==> flow/design.v <==
module divider(
    input logic [15:0]  dividend,
    output logic [15:0] quotient,
    output logic [15:0] remainder
);
    localparam logic[15:0] MAGIC = 16'h000047AF;
    logic [31:0]           temp;
    logic [31:0]           q;
    logic [15:0]           diff, t;
    assign temp = MAGIC * dividend[14:0];
    assign q = temp[31:16];
    assign diff = (dividend[14:0] - q) >> 1;
    assign t = diff + q;
    assign quotient = t >> 6;
    assign remainder[14:0] = dividend[14:0] - ((quotient << 6) + (quotient << 5) + (quotient << 2));
    assign remainder[15] = dividend[15];
endmodule
module input_circuit(
    input logic clk,
    input logic rst_n,
    input logic init_i,
    input logic stop_i,
    input logic [15:0] data_i,
    input logic valid_1,
    output logic ready_1,
    output logic [15:0] data_o,
    output logic valid_2,
    input  logic ready_2,
    output logic[15:0] total_num_turns_o
);
    logic[15:0] skid_buffer;
    logic       skid_buffer_empty;
    logic       r_init;
    logic       t1_done, t2_done;
    assign t1_done = ready_1 && valid_1;
    assign t2_done = ready_2 && valid_2;
    always_ff @(posedge clk) begin
        if(!rst_n) begin
            ready_1 <= 0;
        end
        else begin
            if(r_init)
              ready_1 <= !t1_done;
            else begin
                if(!stop_i) begin
                    if(skid_buffer_empty) begin
                        if((!valid_2) || t2_done)
                          ready_1 <= 1;
                        else ready_1 <= 0;
                    end else ready_1 <= 0;
                end
                else
                    ready_1 <= 0;
            end
        end
    end
    always_ff @(posedge clk) begin
        if(!rst_n) begin
            valid_2 <= 0;
        end
        else begin
            if(r_init)
              valid_2 <= 0;
            else begin
                if(t2_done) begin
                    if(skid_buffer_empty) begin
                        if(t1_done) begin
                            data_o <= data_i;
                            valid_2 <= 1;
                        end
                        else begin
                            valid_2 <= 0;
                        end
                    end
                    else begin
                        data_o <= skid_buffer;
                        valid_2 <= 1;
                    end
                end
                else if(!valid_2) begin
                    if(t1_done) begin
                        data_o <= data_i;
                        valid_2 <= 1;
                    end
                end
            end
        end
    end
    always_ff @(posedge clk) begin
        if(!rst_n) begin
            r_init <= 0;
            skid_buffer_empty <= 1;
        end
        else begin
            if(r_init) begin
                if(t1_done) begin
                    r_init <= 0;
                    total_num_turns_o <= data_i;
                end
            end
            else begin
                if(init_i)
                    r_init <= 1;
                if(t1_done && valid_2 && !t2_done) begin
                    skid_buffer <= data_i;
                    skid_buffer_empty <= 0;
                end
                else if(!t1_done && t2_done && !skid_buffer_empty) begin
                    skid_buffer_empty <= 1;
                end
            end
        end
    end
endmodule
module dial_solver(
        input logic [15:0] val,
        input logic        valid_i,
        input logic        clk,
        input logic        rst_n,
        input logic [15:0] full_turns,
        output logic       ready,
        output logic       valid,
        output logic [31:0] password
);
    logic signed[31:0] dial;
    logic signed[31:0] old_dial;
    logic [15:0] rval;
    typedef enum logic {
        LEFT = 0,
        RIGHT = 1
    } turn_t;
    typedef enum logic[2:0]{
        IDLE,
        READY,
        CHECK_TURN,
        R_END,
        L_END
    }state_t;
    logic turn;
    state_t state;
    assign turn = rval[15];
    always_ff @(posedge clk) begin
        if(!rst_n) begin
            ready <= 0;
            password <= 0;
            dial <= 50;
            state <= IDLE;
        end
        else begin
            unique case(state)
                IDLE: begin
                    ready <= 1;
                    state <= READY;
                end
                READY: begin
                    if(valid_i) begin
                      old_dial <= dial;
                      password <= password + full_turns;
                      rval <= val;
                      state <= CHECK_TURN;
                      ready <= 0;
                    end
                end
                CHECK_TURN: begin
                    if(turn == RIGHT) begin
                      dial <= dial + rval[14:0];
                      state <= R_END;
                    end
                    else begin
                      dial <= dial - rval[14:0];
                      state <= L_END;
                    end
                end
                R_END: begin
                    if(dial > 99) begin
                        dial <= dial - 100;
                        password <= password + 1;
                    end
                    state <= READY;
                    ready <= 1;
                end
                L_END: begin
                    if(dial < 0) begin
                      dial <= dial + 100;
                    end
                    if((dial < 0 || dial == 0) && old_dial != 0)
                        password <= password + 1;
                    state <= READY;
                    ready <= 1;
                end
            endcase
        end
    end
endmodule
module top(input logic [15:0]  data_i,
           input logic         valid_i,
           input logic         clk,
           input logic         rst_n,
           output logic        ready_o,
           output logic valid_o,
           output logic [31:0] password_o);
    logic [15:0] dividend;
    logic [15:0] quotient;
    logic [15:0] remainder;
    logic        init;
    logic        stop;
    logic [31:0] turns;
    logic        ready1;
    logic        valid2, ready2;
    logic        valid3;
    logic [15:0] cnt;
    logic [15:0] total_num_turns;
    typedef enum logic[2:0] {
        IDLE,
        CHECK_TOTAL_CNT,
        ACTIVE,
        WAIT1,
        WAIT2,
        DONE
    }state_t;
    state_t state;
    always_ff @(posedge clk) begin
        if(!rst_n) begin
            state <= IDLE;
            valid_o <= 0;
            init <= 1;
            stop <= 1;
            cnt <= 0;
        end
        else begin
            unique case(state)
                IDLE: begin
                    if(valid_i && ready_o) begin
                        init <= 0;
                        state <= CHECK_TOTAL_CNT;
                    end
                end
                CHECK_TOTAL_CNT: begin
                    if(cnt == total_num_turns) begin
                        state <= DONE;
                    end
                    else begin
                        state <= ACTIVE;
                        stop <= 0;
                        init <= 0;
                    end
                end
                ACTIVE:begin
                    if(ready_o && valid_i) begin
                        cnt <= cnt + 1;
                        if(cnt + 1 == total_num_turns) begin
                            state <= WAIT1;
                            stop <= 1;
                        end
                    end
                end
                WAIT1: begin
                    state <= WAIT2;
                end
                WAIT2: begin
                    if(ready2 && !valid2) begin
                        valid_o <= 1;
                        state <= DONE;
                    end
                end
                DONE:begin
                    valid_o <= 0;
                    stop <= 1;
                    init <= 1;
                    state <= IDLE;
                end
            endcase
        end
    end
    input_circuit ic (
        .clk (clk),
        .rst_n (rst_n),
        .data_i (data_i),
        .valid_1 (valid_i),
        .ready_1 (ready_o),
        .data_o (dividend),
        .valid_2 (valid2),
        .ready_2 (ready2),
        .total_num_turns_o (total_num_turns),
        .init_i (init),
        .stop_i (stop));
    divider d(.dividend (dividend),
              .quotient (quotient),
              .remainder (remainder));
    dial_solver ds(.val (remainder),
                  .valid_i (valid2),
                  .clk (clk),
                  .rst_n (rst_n),
                  .ready (ready2),
                  .valid (valid_3),
                  .password (password_o),
                  .full_turns (quotient));
endmodule
export LEC_CHECK = 0
export ABC_AREA = 1
export CAP_MARGIN = 20
export CORE_MARGIN = 2
export CORE_UTILIZATION = 72
export CTS_CLUSTER_DIAMETER = 278
export CTS_CLUSTER_SIZE = 37
export MAX_ROUTING_LAYER = met5
export PLACE_DENSITY_LB_ADDON = 0.28
export SLEW_MARGIN = 5
export TNS_END_PERCENT = 75
create_clock -name core_clock -period 11.5 [get_ports {clk}]
run.sh (not shown) runs the stock make flow with config.mk's settings and CLKGATE_MAP_FILE=.
Then changed:
--- a/flow/config.mk
+++ b/flow/config.mk
@@ -11,7 +11,5 @@
 export CORE_UTILIZATION = 72
-export CTS_CLUSTER_DIAMETER = 278
-export CTS_CLUSTER_SIZE = 37
-export MAX_ROUTING_LAYER = met5
-export PLACE_DENSITY_LB_ADDON = 0.28
-export SLEW_MARGIN = 5
-export TNS_END_PERCENT = 75
+export PLACE_DENSITY_LB_ADDON = 0.2
+export SETUP_SLACK_MARGIN = 3.0
+export SLEW_MARGIN = 20
+export TNS_END_PERCENT = 5
==> flow/constraint.sdc (replaced) <==
create_clock -name core_clock -period 11.4 [get_ports {clk}]
set_input_delay 2.2800 -clock core_clock [delete_from_list [all_inputs] [get_ports {clk}]]
set_output_delay 2.2800 -clock core_clock [all_outputs]
set_load 0.01 [all_outputs]
Result: The new run completed without violations. Via count is higher by 9.1%. Worst hold slack improved by 9.6 ps. Flip-flop count is unchanged. Register-to-register slack improves by 190 ps. Clock skew is about the same. Worst setup slack improved by 190 ps. Sequential share of layout area drops by 1.3 points. Non-clock buffer count is higher by 78. Die area does not change. Maximum frequency grows by 2.8%.
Then changed:
--- a/flow/config.mk
+++ b/flow/config.mk
@@ -11,5 +11,2 @@
 export CORE_UTILIZATION = 72
-export PLACE_DENSITY_LB_ADDON = 0.2
-export SETUP_SLACK_MARGIN = 3.0
 export SLEW_MARGIN = 20
-export TNS_END_PERCENT = 5
==> flow/constraint.sdc (replaced) <==
create_clock -name core_clock -period 11.3 [get_ports {clk}]
set_input_delay 2.2600 -clock core_clock [delete_from_list [all_inputs] [get_ports {clk}]]
set_output_delay 2.2600 -clock core_clock [all_outputs]
set_load 0.01 [all_outputs]
Outcome: Hold slack degrades by 8.2 ps. Via count falls by 5.8%. Register-to-register slack gets worse by 520 ps.
Then changed:
--- a/flow/config.mk
+++ b/flow/config.mk
@@ -7,6 +7,5 @@
 export LEC_CHECK = 0
-export ABC_AREA = 1
 export CAP_MARGIN = 20
 export CORE_MARGIN = 2
-export CORE_UTILIZATION = 72
+export CORE_UTILIZATION = 65
 export SLEW_MARGIN = 20
==> flow/constraint.sdc (replaced) <==
create_clock -name core_clock -period 10.1 [get_ports {clk}]
set_input_delay 2.0200 -clock core_clock [delete_from_list [all_inputs] [get_ports {clk}]]
set_output_delay 2.0200 -clock core_clock [all_outputs]
set_load 0.01 [all_outputs]
With this change the flow produced a layout that fails on setup timing; maximum frequency is lower by 5.5%; final cell count drops by 6.8%; worst hold slack loses 11 ps; flip-flop count is unchanged.
Then changed:
--- a/flow/config.mk
+++ b/flow/config.mk
@@ -9,3 +9,4 @@
 export CORE_MARGIN = 2
-export CORE_UTILIZATION = 65
+export CORE_UTILIZATION = 40
+export PLACE_DENSITY = 0.6
 export SLEW_MARGIN = 20
==> flow/constraint.sdc (replaced) <==
create_clock -name core_clock -period 13.0 [get_ports {clk}]
set_input_delay 2.6000 -clock core_clock [delete_from_list [all_inputs] [get_ports {clk}]]
set_output_delay 2.6000 -clock core_clock [all_outputs]
set_load 0.01 [all_outputs]
Outcome: Now the flow produced a clean layout. Fmax is lower by a few percent. Area after synthesis stays the same. Global-route usage is lower by 14 points. Cell area is lower by roughly a tenth.
Then changed:
--- a/flow/config.mk
+++ b/flow/config.mk
@@ -7,5 +7,8 @@
 export LEC_CHECK = 0
-export CAP_MARGIN = 20
+export ABC_AREA = 1
+export CAP_MARGIN = 40
 export CORE_MARGIN = 2
-export CORE_UTILIZATION = 40
+export CORE_UTILIZATION = 35
+export GPL_ROUTABILITY_DRIVEN = 0
+export HOLD_SLACK_MARGIN = 0.11
 export PLACE_DENSITY = 0.6
Sequential cell count stays the same.
Cell count climbs by about 22%.
Via count climbs by 13%.
Synthesized cell count climbs by 24%.
Non-clock buffer count drops by 19.
Routed wire length climbs by 9.1%.
Critical path depth climbs by 9.
Final area climbs by about 4%.

* * *

Setup of the baseline:
Starts from the design.v that is shown in full above.
Settings: LEC_CHECK=0, CAP_MARGIN=40, CORE_MARGIN=2, CORE_UTILIZATION=66, CTS_CLUSTER_DIAMETER=278, CTS_CLUSTER_SIZE=92, HOLD_SLACK_MARGIN=0.26, MAX_ROUTING_LAYER=met5, PLACE_DENSITY_LB_ADDON=0.05, SLEW_MARGIN=40, TNS_END_PERCENT=5; clock period 8.22 ns.
In the baseline the implementation ran to completion but is not tape-out ready, as the final checks report setup timing.
> inputs changed (the baseline -> the candidate)
# the baseline
export LEC_CHECK = 0
export CAP_MARGIN = 40
export CORE_MARGIN = 2
export CORE_UTILIZATION = 66
export CTS_CLUSTER_DIAMETER = 278
export CTS_CLUSTER_SIZE = 92
export HOLD_SLACK_MARGIN = 0.26
export MAX_ROUTING_LAYER = met5
export PLACE_DENSITY_LB_ADDON = 0.05
export SLEW_MARGIN = 40
export TNS_END_PERCENT = 5
create_clock -name core_clock -period 8.22 [get_ports {clk}]
# the candidate
export LEC_CHECK = 0
export ABC_AREA = 1
export CAP_MARGIN = 20
export CORE_MARGIN = 2
export CORE_UTILIZATION = 72
export SLEW_MARGIN = 20
create_clock -name core_clock -period 11.4 [get_ports {clk}]
==> results <==
- Looking at proportion of cell area occupied by registers, the candidate sits 2.0 points above the baseline.
- FAIL: the baseline; every other run in the baseline and the candidate is clean
- The layout from the baseline, despite a flow that completed every stage, fails the layout checks, with the failing checks listed as setup timing.
- Taking the baseline as the reference point, the worst reg-to-reg path cell count of the candidate rises by 5.

* * *

RTL: the design.v shown in full above, as it stands there.
clock: 10.4 ns
lec_check: 0
cap_margin: 20
core_margin: 2
core_utilization: 72
cts_cluster_size: 32
place_density_lb_addon: 0.0
setup_slack_margin: 1.3
slew_margin: 20
The starting point finished with negative setup slack left.
Change:
--- a/flow/config.mk
+++ b/flow/config.mk
@@ -6,9 +6,8 @@
 export NUM_CORES = 4
 export LEC_CHECK = 0
+export ABC_AREA = 1
 export CAP_MARGIN = 20
 export CORE_MARGIN = 2
 export CORE_UTILIZATION = 72
-export CTS_CLUSTER_SIZE = 32
-export PLACE_DENSITY_LB_ADDON = 0.0
-export SETUP_SLACK_MARGIN = 1.3
+export PLACE_DENSITY = 0.6
 export SLEW_MARGIN = 20
==> flow/constraint.sdc (replaced) <==
create_clock -name core_clock -period 12.0 [get_ports {clk}]
set_input_delay 2.4000 -clock core_clock [delete_from_list [all_inputs] [get_ports {clk}]]
set_output_delay 2.4000 -clock core_clock [all_outputs]
set_load 0.01 [all_outputs]
The new run passed the timing, DRC and antenna checks. Final cell count climbs by 8.9%. Global-route usage drops by 5.1 points. Via count drops by about 6.6%. Count of clock-buffer cells in the layout does not change. Routed wire length drops by 24%. Critical path depth climbs by 18. Area after synthesis climbs by about 4%. Non-clock buffer count drops by 273. Cell area drops by 8.8%. Core utilization drops by 11 points.
Change:
--- a/flow/config.mk
+++ b/flow/config.mk
@@ -6,8 +6,7 @@
 export NUM_CORES = 4
 export LEC_CHECK = 0
-export ABC_AREA = 1
 export CAP_MARGIN = 20
 export CORE_MARGIN = 2
-export CORE_UTILIZATION = 72
+export CORE_UTILIZATION = 41
 export PLACE_DENSITY = 0.6
 export SLEW_MARGIN = 20
==> flow/constraint.sdc (replaced) <==
create_clock -name core_clock -period 12.6 [get_ports {clk}]
set_input_delay 2.5200 -clock core_clock [delete_from_list [all_inputs] [get_ports {clk}]]
set_output_delay 2.5200 -clock core_clock [all_outputs]
set_load 0.01 [all_outputs]
- The new run finished with timing, DRC and antenna clean
- cell area barely changes
- sequential share of layout area is about the same
- fmax went down by 6.1%
- cell count went down by 6.8%
Change:
--- a/flow/config.mk
+++ b/flow/config.mk
@@ -8,5 +8,7 @@
 export CAP_MARGIN = 20
 export CORE_MARGIN = 2
-export CORE_UTILIZATION = 41
-export PLACE_DENSITY = 0.6
+export CORE_UTILIZATION = 40
+export CTS_CLUSTER_DIAMETER = 390
+export CTS_CLUSTER_SIZE = 48
+export HOLD_SLACK_MARGIN = -0.06
 export SLEW_MARGIN = 20
==> flow/constraint.sdc (replaced) <==
create_clock -name core_clock -period 13.0 [get_ports {clk}]
set_input_delay 2.6000 -clock core_clock [delete_from_list [all_inputs] [get_ports {clk}]]
set_output_delay 2.6000 -clock core_clock [all_outputs]
set_load 0.01 [all_outputs]
The changed run finished clean.
Worst hold slack is worse by 0.012 ns.
Setup slack is better by 0.050 ns.
Routed wire length climbs by about 1.6%.

* * *

the previous run:
Starts from the design.v that is shown in full above.
make LEC_CHECK=0 CAP_MARGIN=0 CORE_MARGIN=2 CORE_UTILIZATION=72 PLACE_DENSITY_LB_ADDON=0.0 SETUP_SLACK_MARGIN=0.91 SLEW_MARGIN=20 finish   # period 10.4 ns
| the previous run | all stages done | FAIL | setup timing |
What the current run does differently from the previous run at the input level:
Settings: CAP_MARGIN: 0 -> 20; PLACE_DENSITY_LB_ADDON: 0.0 -> unset; CORE_UTILIZATION: 72 -> 40; SETUP_SLACK_MARGIN: 0.91 -> unset; PLACE_DENSITY: unset -> 0.6; the clock period (ns, I/O delays scaled along): 10.4 -> 12.6.
Findings:
The current run has completed all stages; timing, DRC and antenna checks passed. Going from the previous run to the current run, number of diodes shrinks by 3. [compare] base=the previous run new=the current run: setup fix buffers added after clock tree synthesis fell 36; final-report setup violation count down 41; minimum period implied by the final worst setup slack -1.26 ns; slew at the pin with the worst max-slew slack fell by 0.032 ns. The launch point of the critical path comes out ic.data_o[14] in one run and ic.data_o[4] in the other, namely in the previous run and the current run respectively. The fraction of area in multi-input gates number comes out higher for the current run vs the previous run. When the current run is measured against the previous run, its maximum frequency from static timing analysis turns out 10% higher.
